==> 01-23 <==
Design CED, start of the top module:
module  CED(
	input  clk,
	input  rst,
	input  enable,
	output reg ird,
	input  [7:0] idata,	
	output reg [13:0] iaddr,
	output reg cwr_mag_0,
	output reg [12:0] cdata_mag_wr0,
	output reg crd_mag_0,
	input  [12:0] cdata_mag_rd0,
	output reg [13:0] caddr_mag_0,
	output reg cwr_ang_0,
	output reg [12:0] cdata_ang_wr0,
	output reg crd_ang_0,
	input  [12:0] cdata_ang_rd0,
	output reg [13:0] caddr_ang_0,
	output reg cwr1,
	output reg [12:0] cdata_wr1,
	output reg crd1,
	input  [12:0] cdata_rd1,
	output reg [13:0] caddr_1,
	output reg cwr2,
	output reg [12:0] cdata_wr2,
	output reg [13:0] caddr_2,
	output reg done
);
clock: 16.8 ns
lec_check: 0
abc_area: 1
cap_margin: 40
cell_pad_in_sites_detail_placement: 0
core_margin: 9
core_utilization: 72
cts_cluster_diameter: 398
cts_cluster_size: 99
gpl_routability_driven: 0
gpl_timing_driven: 1
place_density: 0.39
setup_slack_margin: 2.92
slew_margin: 10
tns_end_percent: 55
run.sh (not shown) runs the stock make flow with config.mk's settings and CLKGATE_MAP_FILE=.
==> 01-16: changes against 01-23 <==
Settings changed: CORE_MARGIN 9 to 2, CORE_UTILIZATION 72 to 70, CTS_CLUSTER_DIAMETER 398 to unset, CTS_CLUSTER_SIZE 99 to 40, HOLD_SLACK_MARGIN set to 0.29, PLACE_DENSITY 0.39 to unset, SETUP_SLACK_MARGIN 2.92 to 1.92.
==> flow/constraint.sdc (replaced) <==
create_clock -name core_clock -period 63.9 [get_ports {clk}]
set_input_delay 12.7800 -clock core_clock [delete_from_list [all_inputs] [get_ports {clk}]]
set_output_delay 12.7800 -clock core_clock [all_outputs]
set_load 0.01 [all_outputs]
==> 10-26: changes against 01-23 <==
Settings changed: CAP_MARGIN 40 to 0, CELL_PAD_IN_SITES_DETAIL_PLACEMENT 0 to unset, CORE_MARGIN 9 to 2, CTS_CLUSTER_DIAMETER 398 to 86, CTS_CLUSTER_SIZE 99 to 15, GPL_ROUTABILITY_DRIVEN 0 to unset, GPL_TIMING_DRIVEN 1 to unset, PLACE_DENSITY 0.39 to 0.4, SETUP_SLACK_MARGIN 2.92 to 5.0, SLEW_MARGIN 10 to 20, TNS_END_PERCENT 55 to 5.
==> flow/constraint.sdc (replaced) <==
create_clock -name core_clock -period 67.0 [get_ports {clk}]
set_input_delay 13.4000 -clock core_clock [delete_from_list [all_inputs] [get_ports {clk}]]
set_output_delay 13.4000 -clock core_clock [all_outputs]
set_load 0.01 [all_outputs]
==> 09-18: changes against 01-23 <==
Settings changed: CAP_MARGIN 40 to 20, CELL_PAD_IN_SITES_DETAIL_PLACEMENT 0 to unset, CORE_MARGIN 9 to 2, CORE_UTILIZATION 72 to 50, CTS_CLUSTER_DIAMETER 398 to unset, CTS_CLUSTER_SIZE 99 to unset, GPL_ROUTABILITY_DRIVEN 0 to unset, GPL_TIMING_DRIVEN 1 to unset, PLACE_DENSITY 0.39 to 0.6, SETUP_SLACK_MARGIN 2.92 to unset, SLEW_MARGIN 10 to 20, TNS_END_PERCENT 55 to unset.
==> flow/constraint.sdc (replaced) <==
create_clock -name core_clock -period 83.2 [get_ports {clk}]
set_input_delay 16.6400 -clock core_clock [delete_from_list [all_inputs] [get_ports {clk}]]
set_output_delay 16.6400 -clock core_clock [all_outputs]
set_load 0.01 [all_outputs]
==> GITHUB_STEP_SUMMARY <==
### Flow metrics

| Metric | Value |
|---|---|
| Run status | `stopped before the end` |
| Fail Step | `clock tree synthesis (4_1_cts)` |
| Halt Reason | `[ERROR DPL-0038] Utilization greater than 100%, impossible to legalize` |
| Detailed Place HPWL | `approximately 190 mm` |
| Pre-CTS setup slack | `-54.18 ns` |
| Die Span Y | `about 280 um` |
| Die Area | `81100 um2` |
| Die width | `between 200 and 300 um` |
| Placed Cells | `about 10k` |
[end of results for 01-23]
==> GITHUB_STEP_SUMMARY <==
### Flow metrics

| Metric | Value |
|---|---|
| Worst r2r path cells | `between 500 and 600` |
| Die width | `approximately 320 um` |
| Ant diodes | `1` |
| Synth async-reset ratio | `0.0520` |
| Placed Cells | `roughly 9.1k` |
| Pre-CTS setup slack | `-1.04 ns` |
| Detailed Place HPWL | `131 mm` |
| Die Span Y | `~320 um` |
| Critical Path Stages | `between 500 and 600` |
| M2 GR Usage | `0.531` |
| Die Area | `105000 um2` |
| Run status | `no timing/DRC/antenna violations` |
[end of results for 09-18]
==> GITHUB_STEP_SUMMARY <==
### Flow metrics

| Metric | Value |
|---|---|
| Blocking Checks | `setup timing` |
| Run status | `complete, but fails checks` |
| Pre-CTS setup slack | `-2.68 ns` |
| Die Area | `about 73000 um2` |
| Placed Cells | `about 8.9k` |
| Final number of setup-violating endpoints | `6` |
| Die Span Y | `about 270 um` |
| Final worst slack | `-5.09 ns` |
| Critical path buffers and inverters | `91` |
[end of results for 10-26]
==> GITHUB_STEP_SUMMARY <==
### Flow metrics

| Metric | Value |
|---|---|
| Die width | `275 um` |
| Pre-CTS setup slack | `-2.25 ns` |
| Die Span Y | `approximately 270 um` |
| Gr usage total | `0.687` |
| Halt Reason | `[ERROR GRT-0232] Routing congestion too high. Check the congestion heatmap in the GUI.` |
| Fail Step | `global routing (5_1_grt)` |
| Run status | `stopped before the end` |
| Detailed Place HPWL | `130 mm` |
| Placed Cells | `approximately 9k` |
| YS warnings | `4` |
[end of results for 01-16]

==> run a: inputs <==
==> flow/design.v <==
`timescale 1ns/10ps
module  CED(
	input  clk,
	input  rst,
	input  enable,
	output reg ird,
	input  [7:0] idata,	
	output reg [13:0] iaddr,
	output reg cwr_mag_0,
	output reg [12:0] cdata_mag_wr0,
	output reg crd_mag_0,
	input  [12:0] cdata_mag_rd0,
	output reg [13:0] caddr_mag_0,
	output reg cwr_ang_0,
	output reg [12:0] cdata_ang_wr0,
	output reg crd_ang_0,
	input  [12:0] cdata_ang_rd0,
	output reg [13:0] caddr_ang_0,
	output reg cwr1,
	output reg [12:0] cdata_wr1,
	output reg crd1,
	input  [12:0] cdata_rd1,
	output reg [13:0] caddr_1,
	output reg cwr2,
	output reg [12:0] cdata_wr2,
	output reg [13:0] caddr_2,
	output reg done
);
reg [5:0] state,next_state,i;
reg [7:0] Grayscale_temp[0:8];
reg signed [12:0] magnitude_L0[0:8];
reg [12:0] angle_L0[0:8];
reg signed [12:0] Gx,Gy,magnitude;
reg signed [12:0] Gx_abs,Gy_abs;
reg [15:0] n,j;
reg [12:0]angle;
reg signed[28:0] Gy_temp,angle_tmp, Gy_temp1;
parameter INIT=5'd0,GRAYSCALE_ADDR=5'd1,WAIT=5'd2,GRAYSCALE_DATA=5'd3,
          LAYER0=5'd4,INIT1=5'd5,LAYER1_ADDR=5'd6,WAIT1=5'd7,LAYER1_DATA=5'd8,
		  LAYER1_DATA1=5'd9,NMS=5'd10,INIT2=5'd11,LAYER2_ADDR=5'd12,
		  WAIT2=5'd13,LAYER2_DATA=5'd14,LAYER2_DATA1=5'd15,HT=5'd16,FINISHED=5'd17;
always @(posedge clk or posedge rst ) begin
  if(rst) state<=INIT;
  else state<=next_state;
end
always @(*) begin
	case (state)
		INIT:begin
		  next_state=(enable)?GRAYSCALE_ADDR:INIT;
		end 
		GRAYSCALE_ADDR:begin
		  next_state=WAIT;
		end
        WAIT:begin
		   next_state=GRAYSCALE_DATA;
		end
        GRAYSCALE_DATA:begin
			next_state=(i>8)?LAYER0:GRAYSCALE_ADDR;  
		end
		LAYER0:begin
		   next_state=(j>15875)?INIT1:GRAYSCALE_ADDR;
		end
        INIT1:begin
          next_state=LAYER1_ADDR;
        end
        LAYER1_ADDR:begin
            next_state=WAIT1;
	    end 
        WAIT1:begin
		   if((n>0&&n<125)||(n%126==0)||(n%126==125)||(n>15750&&n<15875))next_state=LAYER1_DATA1;
		   else next_state=LAYER1_DATA;
		end
		LAYER1_DATA:begin
		  next_state=(i>8)?NMS:LAYER1_ADDR; 
		end
		LAYER1_DATA1:begin
          next_state=LAYER1_ADDR;
		end
        NMS:begin
		  next_state=(n>15875)?INIT2:LAYER1_ADDR;
		end
		INIT2:begin
		  next_state=LAYER2_ADDR;
		end
		LAYER2_ADDR:begin
		  next_state=WAIT2;
		end
		WAIT2:begin
		  if((n>0&&n<125)||(n%126==0)||(n%126==125)||(n>15750&&n<15875))next_state=LAYER2_DATA1;
		  else next_state=LAYER2_DATA;
		end
		LAYER2_DATA:begin
		  next_state=(i>8)?HT:LAYER2_ADDR; 
		end
		LAYER2_DATA1:begin
          next_state=LAYER2_ADDR;
		end
		HT:begin
		  next_state=(n>15875)?FINISHED:LAYER2_ADDR;
		end
		default:begin
		  next_state=state;
		end 
	endcase	
end
always @(posedge clk) begin
		case (state)
		INIT:begin
		  n=0;
		  i=0;
		  j=0;
		  done=0;
		  ird=0;
		  cwr_mag_0=0;
		  cwr_ang_0=0;
		  crd_mag_0=0;
		  crd_ang_0=0;
		  cwr1=0;
		  crd1=0;
		  cwr2=0;
		  angle=0;
		  angle_tmp=0;
		end 
		GRAYSCALE_ADDR:begin
		  ird=1;
		  cwr_ang_0=0;
		  cwr_mag_0=0;
		  if (i==0)iaddr=n;
		  else if(i==1)iaddr=n+1;
		  else if(i==2)iaddr=n+2;
		  else if(i==3)iaddr=n+128;
		  else if(i==4)iaddr=n+129;
		  else if(i==5)iaddr=n+130;
		  else if(i==6)iaddr=n+256;
		  else if(i==7)iaddr=n+257;
		  else iaddr=n+258; 
		end
		WAIT:begin
		  angle=0;
		  angle_tmp=0;
		end
        GRAYSCALE_DATA:begin
		  Grayscale_temp[i]=idata;
		  i=i+1;
		end
		LAYER0:begin
		  i=0;
		  ird=0;
		  cwr_ang_0=1;
		  cwr_mag_0=1;
		  n=(n%128==125)?n+3:n+1;
		  Gx=-(Grayscale_temp[0])+Grayscale_temp[2]-(Grayscale_temp[3]<<1)+
		     (Grayscale_temp[5]<<1)-Grayscale_temp[6]+Grayscale_temp[8];
		  Gy=-Grayscale_temp[0]-(Grayscale_temp[1]<<1)-Grayscale_temp[2]+
		     Grayscale_temp[6]+(Grayscale_temp[7]<<1)+Grayscale_temp[8];
          Gx_abs=(Gx[12]==1)?-Gx:Gx;
          Gy_abs=(Gy[12]==1)?-Gy:Gy;
		  magnitude=Gx_abs+Gy_abs;
          angle_tmp=(Gx!=0)?(Gy<<16)/Gx:Gx;
		  if(angle_tmp<$signed(29'h00006A09) && angle_tmp>$signed(29'h1FFF95F7))begin                         
			if (Gx!=0&&Gy==0)angle=13'h00;
			else if (Gx==0&&Gy!=0)angle=13'h5a;
			else angle=13'h00;
		  end         
		  else if(angle_tmp>$signed(29'h00006A09) && angle_tmp<$signed(29'h00026A09))angle=13'h2d;            
		  else if(angle_tmp>$signed(29'h00026A09) || angle_tmp<$signed(29'h1FFD95F7))angle=13'h5a;            
		  else angle=13'h87;
		  caddr_mag_0=j;
		  cdata_mag_wr0=magnitude;
		  caddr_ang_0=j;
          cdata_ang_wr0=angle;
		  j=j+1;
		end
        INIT1:begin
		  j=0;
		  n=0;
		  i=0;
		  cwr_ang_0=0;
		  cwr_mag_0=0;
        end
		LAYER1_ADDR:begin
		  if ((n>0&&n<125)||(n%126==0)||(n%126==125)||(n>15750&&n<15875)) begin
		    cwr1=0;
			caddr_1=n;
		  end
          else begin
		    crd_ang_0=1;
		    crd_mag_0=1;
			cwr1=0;
			if (i==0)begin
			  caddr_ang_0=j;
			  caddr_mag_0=j;
			end
		    else if(i==1)begin
			  caddr_ang_0=j+1;
			  caddr_mag_0=j+1;
			end
		    else if(i==2)begin
			  caddr_ang_0=j+2;
			  caddr_mag_0=j+2;
			end
		    else if(i==3)begin
			  caddr_ang_0=j+126;
			  caddr_mag_0=j+126;
			end
		    else if(i==4)begin
			  caddr_ang_0=j+127;
			  caddr_mag_0=j+127;
			end
		    else if(i==5)begin
			  caddr_ang_0=j+128;
			  caddr_mag_0=j+128;
			end
		    else if(i==6)begin
			  caddr_ang_0=j+252;
			  caddr_mag_0=j+252;
			end
		    else if(i==7)begin
			  caddr_ang_0=j+253;
			  caddr_mag_0=j+253;
			end
		    else begin
			  caddr_ang_0=j+254;
			  caddr_mag_0=j+254;
			end
		  end
		end
		LAYER1_DATA:begin
		  angle_L0[i]=cdata_ang_rd0;
		  magnitude_L0[i]=cdata_mag_rd0;
		  i=i+1;
		end
		LAYER1_DATA1:begin
          	cwr1=1;
			cdata_wr1=0;
			n=n+1;
		end
		NMS:begin
		  crd_ang_0=0;
		  crd_mag_0=0;
		  cwr1=1;
		  caddr_1=n;
		  if (angle_L0[4]==13'h00) begin
            cdata_wr1=(magnitude_L0[4]>=magnitude_L0[3]
			          &&magnitude_L0[4]>=magnitude_L0[5])?magnitude_L0[4]:0;			
		  end
		  else if (angle_L0[4]==13'h2d) begin
			cdata_wr1=(magnitude_L0[4]>=magnitude_L0[2]
			          &&magnitude_L0[4]>=magnitude_L0[6])?magnitude_L0[4]:0;	
		  end
          else if (angle_L0[4]==13'h5a) begin
			cdata_wr1=(magnitude_L0[4]>=magnitude_L0[1]
			          &&magnitude_L0[4]>=magnitude_L0[7])?magnitude_L0[4]:0;	
		  end
		  else begin
			cdata_wr1=(magnitude_L0[4]>=magnitude_L0[0]
			          &&magnitude_L0[4]>=magnitude_L0[8])?magnitude_L0[4]:0;
		  end
		  j=(j%126==123)?j+3:j+1;
		  n=n+1;
		  i=0;
		end
		INIT2:begin
		  j=0;
		  n=0;
		  i=0;
          cwr1=0;
		end
		LAYER2_ADDR:begin
		  if ((n>0&&n<125)||(n%126==0)||(n%126==125)||(n>15750&&n<15875)) begin
		    cwr2=0;
			caddr_2=n;
		  end
          else begin
            crd1=1;
			cwr2=0;
			if (i==0)caddr_1=j;
		    else if(i==1)caddr_1=j+1;
		    else if(i==2)caddr_1=j+2;
		    else if(i==3)caddr_1=j+126;
		    else if(i==4)caddr_1=j+127;
		    else if(i==5)caddr_1=j+128;
		    else if(i==6)caddr_1=j+252;
		    else if(i==7)caddr_1=j+253;
		    else caddr_1=j+254;
		  end
		end
		LAYER2_DATA:begin
		  magnitude_L0[i]=cdata_rd1;
		  i=i+1;
		end	
		LAYER2_DATA1:begin
          	cwr2=1;
			cdata_wr2=0;
			n=n+1;
		end
		HT:begin
          crd1=0;
		  cwr2=1;
		  caddr_2=n;
          if (magnitude_L0[4]>=13'd100)cdata_wr2=13'd255;
		  else if(magnitude_L0[4]<13'd50)cdata_wr2=13'd0;
		  else begin
			if ((magnitude_L0[0]>=13'd100)||(magnitude_L0[1]>=13'd100)||
			    (magnitude_L0[2]>=13'd100)||(magnitude_L0[3]>=13'd100)||
				(magnitude_L0[5]>=13'd100)||(magnitude_L0[6]>=13'd100)||
				(magnitude_L0[7]>=13'd100)||(magnitude_L0[8]>=13'd100)) begin
				cdata_wr2=13'd255;
			end
			else cdata_wr2=13'd0;
		  end
		  j=(j%126==123)?j+3:j+1;
		  n=n+1;
		  i=0;
		end
		FINISHED:begin
		  done=1;
		end
		default:begin
		end 
	endcase
end
endmodule
==> flow/run.sh <==
#!/bin/bash
# the make line also repeats each setting of config.mk as NAME=value (left out here)
make -C /OpenROAD-flow-scripts/flow DESIGN_CONFIG=/design/flow/config.mk WORK_HOME=/design/flow/orfs CLKGATE_MAP_FILE= finish
==> flow/config.mk <==
export PLATFORM = sky130hd
export DESIGN_NAME = CED
export DESIGN_NICKNAME = CED
export VERILOG_FILES = /design/flow/design.v
export SDC_FILE = /design/flow/constraint.sdc
export NUM_CORES = 4
export LEC_CHECK = 0
export ABC_AREA = 1
export CAP_MARGIN = 0
export CELL_PAD_IN_SITES_DETAIL_PLACEMENT = 1
export CORE_MARGIN = 2
export CORE_UTILIZATION = 41
export GPL_ROUTABILITY_DRIVEN = 0
export GPL_TIMING_DRIVEN = 0
export PLACE_DENSITY = 0.6
export SETUP_SLACK_MARGIN = 5.0
export SLEW_MARGIN = 20
==> flow/constraint.sdc <==
create_clock -name core_clock -period 90.0 [get_ports {clk}]
set_input_delay 18.0000 -clock core_clock [delete_from_list [all_inputs] [get_ports {clk}]]
set_output_delay 18.0000 -clock core_clock [all_outputs]
set_load 0.01 [all_outputs]
==> inputs of run b, as changes to run a <==
==> flow/config.mk (replaced) <==
export PLATFORM = sky130hd
export DESIGN_NAME = CED
export DESIGN_NICKNAME = CED
export VERILOG_FILES = /design/flow/design.v
export SDC_FILE = /design/flow/constraint.sdc
export NUM_CORES = 4
export LEC_CHECK = 0
export CAP_MARGIN = 15
export CELL_PAD_IN_SITES_DETAIL_PLACEMENT = 2
export CELL_PAD_IN_SITES_GLOBAL_PLACEMENT = 2
export CORE_MARGIN = 5
export CORE_UTILIZATION = 40
export HOLD_SLACK_MARGIN = -0.08
export SLEW_MARGIN = 20
==> inputs of run c, as changes to run a <==
==> flow/config.mk (replaced) <==
export PLATFORM = sky130hd
export DESIGN_NAME = CED
export DESIGN_NICKNAME = CED
export VERILOG_FILES = /design/flow/design.v
export SDC_FILE = /design/flow/constraint.sdc
export NUM_CORES = 4
export LEC_CHECK = 0
export CAP_MARGIN = 20
export CORE_MARGIN = 2
export CORE_UTILIZATION = 40
export PLACE_DENSITY = 0.6
export SLEW_MARGIN = 20
==> flow/constraint.sdc (replaced) <==
create_clock -name core_clock -period 111.0 [get_ports {clk}]
set_input_delay 22.2000 -clock core_clock [delete_from_list [all_inputs] [get_ports {clk}]]
set_output_delay 22.2000 -clock core_clock [all_outputs]
set_load 0.01 [all_outputs]
==> comparison <==
- The lowest via count belongs to run c, the highest to run a.
- Die size, highest first: run b, run c, run a.
- Of run a and run c, run a has the higher design area (gap 2.6%, measured against run c).
- Wire length: run c < run a < run b.
- Against run b, the cell count of run c is lower by 1.2%.
- The highest clock skew belongs to run a, the lowest to run b.
- Of run a and run c, run c has the higher hold slack (gap 0.51 ps).
- The lowest register-to-register slack belongs to run b, the highest to run c.
